## run 1
## ClockTest
module ClockTest(
	input clk,
	input rst,
	input btn,
	output reg [6:0] seg,  
	output reg [3:0] an,
	output reg buttons_pressed, 
	output reg buttons_released 
);
Size: roughly 5700 cells after synthesis, roughly 100 flip-flops, about 16 I/O pins, ~35000 um^2 of cells after synthesis.
export LEC_CHECK = 0
export ABC_AREA = 1
export CAP_MARGIN = 20
export CORE_MARGIN = 2
export CORE_UTILIZATION = 72
export CTS_CLUSTER_DIAMETER = 374
export CTS_CLUSTER_SIZE = 100
export HOLD_SLACK_MARGIN = -0.04
export PLACE_DENSITY = 0.4
export SETUP_SLACK_MARGIN = 5.0
export SLEW_MARGIN = 20
export TNS_END_PERCENT = 5
create_clock -name core_clock -period 25.6 [get_ports {clk}]
run.sh (not shown) runs the stock make flow with config.mk's settings and CLKGATE_MAP_FILE=.
The log for run 1 ends in 5_1_grt with error GRT-0232, so the run never completed.
Inputs modified between run 1 and run 2:
- clearing CTS_CLUSTER_DIAMETER, which used to be 374
- putting PLACE_DENSITY_LB_ADDON at 0.01 where nothing was set
- clearing SETUP_SLACK_MARGIN, which used to be 5.0
- clearing PLACE_DENSITY, which used to be 0.4
- swapping 100 for 79 in CTS_CLUSTER_SIZE
- putting MAX_ROUTING_LAYER at met4 where nothing was set
- clearing HOLD_SLACK_MARGIN, which used to be -0.04
- clearing TNS_END_PERCENT, which used to be 5
### Flow results
- Run 2 was carried through to the last stage, and its layout satisfied the timing, DRC and antenna checks.
- Diff run 1..run 2 | area fraction in compound gates after synthesis | unchanged
- Going from run 1 to run 2, the number of gates given a new drive strength after cts was found to have gone down by 254.
- Run 2 vs run 1 on placement-stage worst setup slack: run 2 is the higher one.
What run 3 does differently from run 2 at the input level:
- removing PLACE_DENSITY_LB_ADDON (formerly 0.01)
- removing MAX_ROUTING_LAYER (formerly met4)
- changing CTS_CLUSTER_SIZE from 79 to 24
- setting PLACE_DENSITY to 0.41 for the first time
- setting GPL_ROUTABILITY_DRIVEN to 1 for the first time
- setting CORE_ASPECT_RATIO to 0.89 for the first time
- setting CELL_PAD_IN_SITES_GLOBAL_PLACEMENT to 0 for the first time
- setting CELL_PAD_IN_SITES_DETAIL_PLACEMENT to 0 for the first time
- setting SETUP_SLACK_MARGIN to 3.68 for the first time
- setting CTS_CLUSTER_DIAMETER to 75 for the first time
Findings:
Die size across run 2 and run 3: no real change. Run 2 → run 3: vertical die dimension has decreased, number of gates resized after cts higher. Run 3 ends up with a floorplan utilization that is 0.39 points higher than in run 2. Post-synthesis cell count from yosys: run 2 vs run 3 identical. Apart from run 3, each of run 2 and run 3 ends the flow with a layout that passes the timing, DRC and antenna checks. Number of setup buffers added after CTS: run 3 > run 2. The setup slack after placement of run 3 was inferior to that of run 2.
Input-level comparison between run 4 and run 3:
- PLACE_DENSITY: 0.41 -> unset
- SETUP_SLACK_MARGIN: 3.68 -> 3.83
- PLACE_DENSITY_LB_ADDON: unset -> 0.27
- HOLD_SLACK_MARGIN: unset -> -0.1
## What came out
Re post-synthesis simple-gate area fraction: no difference whatsoever between run 3 and run 4. No final results exist for run 4, since it was stopped by error GRT-0232 during 5_1_grt. In terms of post-DP HPWL, run 3 and run 4 differ only marginally. From run 4 to run 3, synthesized-area fraction occupied by adder cells did not move at all. There was hardly any difference in placed cell area between run 4 and run 3.
--- input diff run 4..run 5 ---
- GPL_ROUTABILITY_DRIVEN changed from 1 to 0
- MAX_ROUTING_LAYER newly set to met4
- CTS_CLUSTER_SIZE changed from 24 to 80
- PLACE_DENSITY_LB_ADDON changed from 0.27 to 0.01
- SETUP_SLACK_MARGIN changed from 3.83 to 0.95
- HOLD_SLACK_MARGIN removed (was -0.1)
- CORE_ASPECT_RATIO removed (was 0.89)
- CTS_CLUSTER_DIAMETER changed from 75 to 236
Results
Run 5 was carried through to the last stage, and its layout satisfied the timing, DRC and antenna checks.
Run 5 against run 4: number of synthesized register bits barely changed; number of gates resized after cts saw a decrease; die area level; count of distinct cell types in the synthesized netlist ~0 delta; post-detailed-placement half-perimeter wirelength lower.
As far as fraction of registers with async set/reset goes, run 4 and run 5 are indistinguishable; the numbers are identical.
Taking run 4 as the reference, in run 5 standard-cell row count moved up; sequential share of the synthesized area shows no meaningful change.
Area fraction in full adders, half adders and majority gates of run 5 is on par with run 4.
Number of buffers added for setup after CTS ends up lower on run 5.
Modified inputs, run 6 compared to run 5
- CELL_PAD_IN_SITES_DETAIL_PLACEMENT removed (was 0)
- CTS_CLUSTER_DIAMETER changed from 236 to 204
- CORE_ASPECT_RATIO newly set to 0.53
- CELL_PAD_IN_SITES_GLOBAL_PLACEMENT removed (was 0)
- SETUP_SLACK_MARGIN changed from 0.95 to 3.64
- CTS_CLUSTER_SIZE changed from 80 to 72
- GPL_ROUTABILITY_DRIVEN removed (was 0)
- CORE_UTILIZATION changed from 72 to 71
## What came out
Sort run 5 and run 6 by HPWL after detailed placement asc -> top: run 5
On standard-cell row count: between run 5 and run 6, it ends up lower for run 6.
5_1_grt: run 6 exited with error
[run 6] core footprint rose about 0.37% relative to run 5

* * *

The RTL this note starts from:
==> flow/design.v <==
`timescale 1ns / 1ps
module button_debounce (
    input clk,        
    input rst,        
    input button_in,  
    output reg button_out  
);
    parameter integer DEBOUNCE_TIME = 200; 
    reg [19:0] counter;
    reg button_state;
    always @(posedge clk or posedge rst) begin
        if (rst) begin
            counter <= 0;
            button_state <= 0;
            button_out <= 0;
        end else begin
            if (button_in != button_state) begin
                counter <= counter + 1;
                if (counter >= DEBOUNCE_TIME) begin
                    button_state <= button_in;
                    button_out <= button_in;
                    counter <= 0;
                end
            end else begin
                counter <= 0;
            end
        end
    end
endmodule
`timescale 1ns / 1ps
module operatorremainder(
    input [35:0] n,
    output reg is_multiple
);
	parameter DIVISOR = 20000;
	reg [35:0] temp;
	reg [35:0] quotient;
	reg [35:0] remainder;
	integer i;
	always @(*) begin
        temp = n;
        quotient = 0;
        remainder = 0;
        for (i = 35; i >= 0; i = i - 1) begin
            quotient = (quotient << 1) | (temp[i] ? 1'b1 : 1'b0);
            if (quotient >= DIVISOR) begin
                quotient = quotient - DIVISOR;
                remainder = (remainder << 1) | 1'b1;
            end else begin
                remainder = (remainder << 1);
            end
        end
        is_multiple = (quotient == 0);
    end
endmodule
`timescale 1ns / 1ps
module ClockTest(
	input clk,
	input rst,
	input btn,
	output reg [6:0] seg,  
	output reg [3:0] an,
	output reg buttons_pressed, 
	output reg buttons_released 
);
	wire is_divisible;  
   reg [7:0] counter;  
   reg [35:0] cnt;	 
   wire buttons_out;
	reg buttons_out_prev;
   wire [6:0] segments [15:0];  
	reg [3:0] ones;  
   reg [3:0] tens;  
	reg [3:0] s_ones;  
	reg [3:0] s_tens;  
   reg [6:0] refresh_counter;  
   reg refresh_flag;	 
   reg [7:0] clk_display;  
      assign segments[0] = 7'b1000000;   
      assign segments[1] = 7'b1111001;   
      assign segments[2] = 7'b0100100;   
      assign segments[3] = 7'b0110000;   
      assign segments[4] = 7'b0011001;   
      assign segments[5] = 7'b0010010;   
      assign segments[6] = 7'b0000010;   
      assign segments[7] = 7'b1111000;   
      assign segments[8] = 7'b0000000;   
      assign segments[9] = 7'b0010000;   
      assign segments[10] = 7'b0001000;  
      assign segments[11] = 7'b0000011;  
      assign segments[12] = 7'b1000110;  
      assign segments[13] = 7'b0100001;  
      assign segments[14] = 7'b0000110;  
      assign segments[15] = 7'b0001110;  
   button_debounce debounce (
		.clk(clk),
		.rst(rst),
		.button_in(btn),
		.button_out(buttons_out)
   );
   operatorremainder remainder (
        .n(cnt),
        .is_multiple(is_divisible)
    );
   always @ (posedge clk or posedge rst) begin
      if (rst) begin  
         cnt <= 0;
         counter <= 0;
			ones <= 0;
			tens <= 0;
			s_ones <= 0;
			s_tens <= 0;
			clk_display <= 0;
			buttons_out_prev <= 0;
			buttons_pressed <= 0;
			buttons_released <= 0;
      end else begin
			if(cnt == 1_200_000 -1) begin 
				cnt <= 0;
				ones <= 0;
				tens <= 0;
				s_ones <= 0;
				s_tens <= 0;
				clk_display <= 0;
			end else begin
			if (is_divisible) begin 
				if(clk_display == 60) begin
					s_ones <= 0;
					s_tens <= 0;
				end else begin
					clk_display <= clk_display+1;
					if(s_ones == 9) begin
						s_ones <= 0;
						s_tens <= s_tens + 1;
					end else begin
						s_ones <= s_ones + 1;
					end
				end
			end
			buttons_out_prev <= buttons_out;
			buttons_pressed <= (buttons_out & ~buttons_out_prev);	  
			buttons_released <= (~buttons_out & buttons_out_prev);  
			if (buttons_pressed) begin
				if (ones == 9) begin
					ones <= 0;
					if (tens == 9) begin
						tens <= 0;
					end else begin
						tens <= tens + 1;
					end
				end else begin
				ones <= ones + 1;
				end
			end
			cnt <= cnt + 1;
         end   
      end
   end
	always @(posedge clk or posedge rst) begin
		if (rst) begin
			refresh_counter <= 0;
			refresh_flag <= 0;
		end else begin
		refresh_counter <= refresh_counter + 1;
		if (refresh_counter == 250) begin   
			refresh_counter <= 0;
			refresh_flag <= ~refresh_flag;
		end
		end
	end
	always @(posedge clk or posedge rst) begin
		if (rst) begin
			seg <= 7'b1111111;
			an <= 4'b1111;
		end else
		case (refresh_counter[6:5])
			2'b00: begin
				seg <= segments[ones];
				an <= 4'b1110; 
			end
			2'b01: begin
				seg <= segments[tens];
				an <= 4'b1101; 
			end
				2'b10: begin
				seg <= segments[s_ones];
				an <= 4'b1011; 
			end
				2'b11: begin
				seg <= segments[s_tens];
				an <= 4'b0111; 
			end
		endcase
end
endmodule
export LEC_CHECK = 0
export ABC_AREA = 1
export CAP_MARGIN = 20
export CORE_MARGIN = 2
export CORE_UTILIZATION = 70
export CTS_CLUSTER_SIZE = 87
export HOLD_SLACK_MARGIN = -0.1
export MAX_ROUTING_LAYER = met4
export SLEW_MARGIN = 20
create_clock -name core_clock -period 45.2 [get_ports {clk}]
The baseline completed with no timing, DRC or antenna violations.
Rerun with:
ABC_AREA = unset   (was 1)
CORE_UTILIZATION = 40   (was 70)
CTS_CLUSTER_SIZE = unset   (was 87)
HOLD_SLACK_MARGIN = unset   (was -0.1)
MAX_ROUTING_LAYER = unset   (was met4)
clock period = 50.0 ns   (was 45.2 ns; I/O delays follow)
Result: Total power grows by 0.30%. Core utilization shrinks by 30 points. Worst hold slack improved by 0.018 ns.
Rerun with:
ABC_AREA = 1   (was unset)
CORE_MARGIN = 7   (was 2)
CTS_CLUSTER_DIAMETER = 260   (was unset)
CTS_CLUSTER_SIZE = 99   (was unset)
PLACE_DENSITY = 0.78   (was unset)
=>
- flip-flop count is unchanged
- combinational power went down by about 38%
- core utilization shrinks by 0.25 points
- clock power drops by 5.1%
- sequential power decreases by 7.8%
- worst setup slack is better by 14 ns
- routed wire length shrinks by 9.8%

* * *

RTL: the design.v shown in full above, as it stands there.
Settings: LEC_CHECK=0, ABC_AREA=1, CAP_MARGIN=0, CELL_PAD_IN_SITES_DETAIL_PLACEMENT=0, CELL_PAD_IN_SITES_GLOBAL_PLACEMENT=2, CORE_MARGIN=3, CORE_UTILIZATION=59, CTS_CLUSTER_DIAMETER=111, CTS_CLUSTER_SIZE=24, GPL_ROUTABILITY_DRIVEN=0, GPL_TIMING_DRIVEN=0, HOLD_SLACK_MARGIN=0.29, MAX_ROUTING_LAYER=met5, PLACE_DENSITY_LB_ADDON=0.11, SETUP_SLACK_MARGIN=5.0, SLEW_MARGIN=20, TNS_END_PERCENT=35; clock period 55.3 ns.
The starting point aborted during global placement without I/O.
Then changed:
==> flow/config.mk (replaced) <==
export PLATFORM = sky130hd
export DESIGN_NAME = ClockTest
export DESIGN_NICKNAME = ClockTest
export VERILOG_FILES = /design/flow/design.v
export SDC_FILE = /design/flow/constraint.sdc
export NUM_CORES = 4
export LEC_CHECK = 0
export ABC_AREA = 1
export CAP_MARGIN = 20
export CELL_PAD_IN_SITES_DETAIL_PLACEMENT = 0
export CELL_PAD_IN_SITES_GLOBAL_PLACEMENT = 0
export CORE_ASPECT_RATIO = 0.5
export CORE_MARGIN = 2
export CORE_UTILIZATION = 72
export CTS_CLUSTER_DIAMETER = 220
export CTS_CLUSTER_SIZE = 98
export GPL_ROUTABILITY_DRIVEN = 0
export PLACE_DENSITY = 0.43
export SETUP_SLACK_MARGIN = 5.0
export SLEW_MARGIN = 20
==> flow/constraint.sdc (replaced) <==
create_clock -name core_clock -period 57.8 [get_ports {clk}]
set_input_delay 11.5600 -clock core_clock [delete_from_list [all_inputs] [get_ports {clk}]]
set_output_delay 11.5600 -clock core_clock [all_outputs]
set_load 0.01 [all_outputs]
What happened: The new run went through all stages and came out clean. Die area is lower by 19%. Area after synthesis stays the same. Synthesized cell count does not change.
Then changed:
==> flow/config.mk (replaced) <==
export PLATFORM = sky130hd
export DESIGN_NAME = ClockTest
export DESIGN_NICKNAME = ClockTest
export VERILOG_FILES = /design/flow/design.v
export SDC_FILE = /design/flow/constraint.sdc
export NUM_CORES = 4
export LEC_CHECK = 0
export ABC_AREA = 1
export CAP_MARGIN = 20
export CORE_ASPECT_RATIO = 0.5
export CORE_MARGIN = 2
export CORE_UTILIZATION = 72
export CTS_CLUSTER_DIAMETER = 294
export CTS_CLUSTER_SIZE = 98
export PLACE_DENSITY = 0.43
export SETUP_SLACK_MARGIN = 2.6
export SLEW_MARGIN = 20
export TNS_END_PERCENT = 5
==> flow/constraint.sdc (replaced) <==
create_clock -name core_clock -period 20.8 [get_ports {clk}]
set_input_delay 4.1600 -clock core_clock [delete_from_list [all_inputs] [get_ports {clk}]]
set_output_delay 4.1600 -clock core_clock [all_outputs]
set_load 0.01 [all_outputs]
This time the run finished but fails on negative setup slack.
Routed wire length came out higher by 39%.
Global-route usage increases by 3.9 points.
Sequential share of layout area fell by 1.3 points.
Cell area is higher by 22%.
Then changed:
==> flow/config.mk (replaced) <==
export PLATFORM = sky130hd
export DESIGN_NAME = ClockTest
export DESIGN_NICKNAME = ClockTest
export VERILOG_FILES = /design/flow/design.v
export SDC_FILE = /design/flow/constraint.sdc
export NUM_CORES = 4
export LEC_CHECK = 0
export CAP_MARGIN = 20
export CORE_MARGIN = 2
export CORE_UTILIZATION = 40
export SLEW_MARGIN = 20
==> flow/constraint.sdc (replaced) <==
create_clock -name core_clock -period 46.0 [get_ports {clk}]
set_input_delay 9.2000 -clock core_clock [delete_from_list [all_inputs] [get_ports {clk}]]
set_output_delay 9.2000 -clock core_clock [all_outputs]
set_load 0.01 [all_outputs]
=>
- This time the run finished with timing, DRC and antenna clean
- worst hold slack gains 0.015 ns
- first-iteration DRC count decreases by about 40%
- clock power came out lower by about 56%
- flip-flop count does not change
- total power is lower by 50%
- sequential power decreases by 51%

* * *

Setup of job 3434:
// ClockTest: RTL as listed in full above, without the edits since
clock: 50.0 ns
lec_check: 0
abc_area: 1
cap_margin: 30
cell_pad_in_sites_detail_placement: 1
core_aspect_ratio: 0.71
core_margin: 10
core_utilization: 40
cts_cluster_diameter: 236
cts_cluster_size: 69
gpl_routability_driven: 0
hold_slack_margin: 0.08
max_routing_layer: met4
setup_slack_margin: 5.0
slew_margin: 5
tns_end_percent: 10
Per the final summary, job 3434 finished and its layout is clean on timing, DRC and antenna.
Relative to job 3434, the following input files were edited for job 9870:
Settings: GPL_ROUTABILITY_DRIVEN now 1, was 0; SETUP_SLACK_MARGIN now -1.19, was 5.0; CAP_MARGIN now 20, was 30; PLACE_DENSITY_LB_ADDON now 0.07, previously not set; TNS_END_PERCENT no longer set, was 10; CORE_ASPECT_RATIO no longer set, was 0.71; CTS_CLUSTER_DIAMETER now 317, was 236; MIN_ROUTING_LAYER now met2, previously not set; CELL_PAD_IN_SITES_GLOBAL_PLACEMENT now 2, previously not set; CORE_MARGIN now 9, was 10; HOLD_SLACK_MARGIN no longer set, was 0.08; ABC_AREA no longer set, was 1; CELL_PAD_IN_SITES_DETAIL_PLACEMENT no longer set, was 1; CTS_CLUSTER_SIZE no longer set, was 69; MAX_ROUTING_LAYER no longer set, was met4.
Results
The final report for job 9870 shows a completed flow and a layout that fails verification, specifically design-rule violations.
Job 9870 vs. job 3434: part of the total power dissipated in combinational logic went up by 4.6 points.
Job 9870 reports a higher post-route total power than job 3434 does.
The layer carrying the most global-route usage comes out met2 in one run and met3 in the other, namely in job 3434 and job 9870 respectively.
In the metrics for job 3434 and job 9870, the one carrying the lower met1 routing resource usage after global routing is job 9870.
Run comparison: job 9870 top layer used by detailed routing met5; job 3434 top layer used by detailed routing met4
Re number of design rule violations left after detail routing: job 9870 is 4 up on job 3434.
diff inputs: job 9870 => job 2781
Settings: swapping 20 for 15 in CAP_MARGIN; swapping 40 for 51 in CORE_UTILIZATION; swapping met2 for met1 in MIN_ROUTING_LAYER; putting TNS_END_PERCENT at 20 where nothing was set; putting ABC_AREA at 1 where nothing was set; swapping 50.0 for 27.8 in the clock period (ns, I/O delays scaled along).
Notes after the runs:
Among job 9870 and job 2781, the run that stopped before the end is job 2781, and it is the only one. To summarise job 9870: no stage aborted, but the layout did not pass its checks, failing on design-rule violations. Looking only at register area share after synthesis, and setting everything else aside, the higher value of job 2781 and job 9870 goes to job 9870. Mean instance size in the synthesized netlist, job 2781 vs job 9870: down by more than 10%. Compared with job 9870, job 2781 shows a lower mux share of post-synthesis cell area. Adder and majority gate portion of the synthesized area, job 2781 and job 9870: larger value in job 9870. Post-synthesis instance area ends up higher on job 2781. Compared with job 9870, job 2781 shows xor and xnor area share after synthesis lower by 10 points. Looking at chip area, job 2781 sits 7700 um2 lower than job 9870 does. Against job 9870, summed standard-cell area reported by yosys in job 2781 rose by more than 10%.
[inputs] job 5155 vs job 2781
Settings: CELL_PAD_IN_SITES_GLOBAL_PLACEMENT no longer set, was 2; CORE_MARGIN now 2, was 9; SLEW_MARGIN now 20, was 5; CTS_CLUSTER_DIAMETER no longer set, was 317; MAX_ROUTING_LAYER now met4, previously not set; ABC_AREA no longer set, was 1; CAP_MARGIN now 20, was 15; PLACE_DENSITY_LB_ADDON no longer set, was 0.07; GPL_ROUTABILITY_DRIVEN no longer set, was 1; TNS_END_PERCENT no longer set, was 20; MIN_ROUTING_LAYER no longer set, was met1; SETUP_SLACK_MARGIN no longer set, was -1.19; CORE_UTILIZATION now 61, was 51; the clock period (ns, I/O delays scaled along) now 32.8, was 27.8.
==> comparison <==
Between job 5155 and job 2781, the count of distinct cell types in the synthesized netlist is higher for job 5155.
Die size (higher): job 2781
Between job 5155 and job 2781, simple-gate share of the synthesized area is lower for job 5155, job 2781 comes in above that.
For the chip area in the Yosys report, job 5155 came in 4600 um2 lower than job 2781 did.
Job 5155 against job 2781; height of the chip is down by more than 10%.
Job 5155: share of synthesized area spent on multiplexers is 4.8 points higher than what job 2781 reported.
No stage failed in job 5155, and the final checks on the layout all came back clean.
On compound-cell area share of the yosys netlist: job 5155 sits above job 2781.
Re yosys stat cell total: job 5155 is 1392 down on job 2781.
What job 7432 does differently from job 5155 at the input level:
Settings: removing MAX_ROUTING_LAYER (formerly met4); changing CORE_UTILIZATION from 61 to 18; changing the clock period (ns, I/O delays scaled along) from 32.8 to 46.0.
==> results <==
Going from job 5155 to job 7432, number of buffer and inverter instances along the worst setup path shrinks by 3. Job 7432 vs job 5155 — non-clock buffer total of the final layout dropped by more than half. Diff job 5155 -> job 7432 | final setup slack of the worst path | increase of 1960 ps. Against job 5155, total area of multi-input combinational cells in job 7432 fell by a few percent. Combinational group share of total power was lower in the run labelled job 5155. Changes observed in job 7432 relative to job 5155: post-route minimum period now larger, global-route usage now smaller, cell area now smaller.
Power figures rest on the tool's default switching activity, not on a simulated workload.
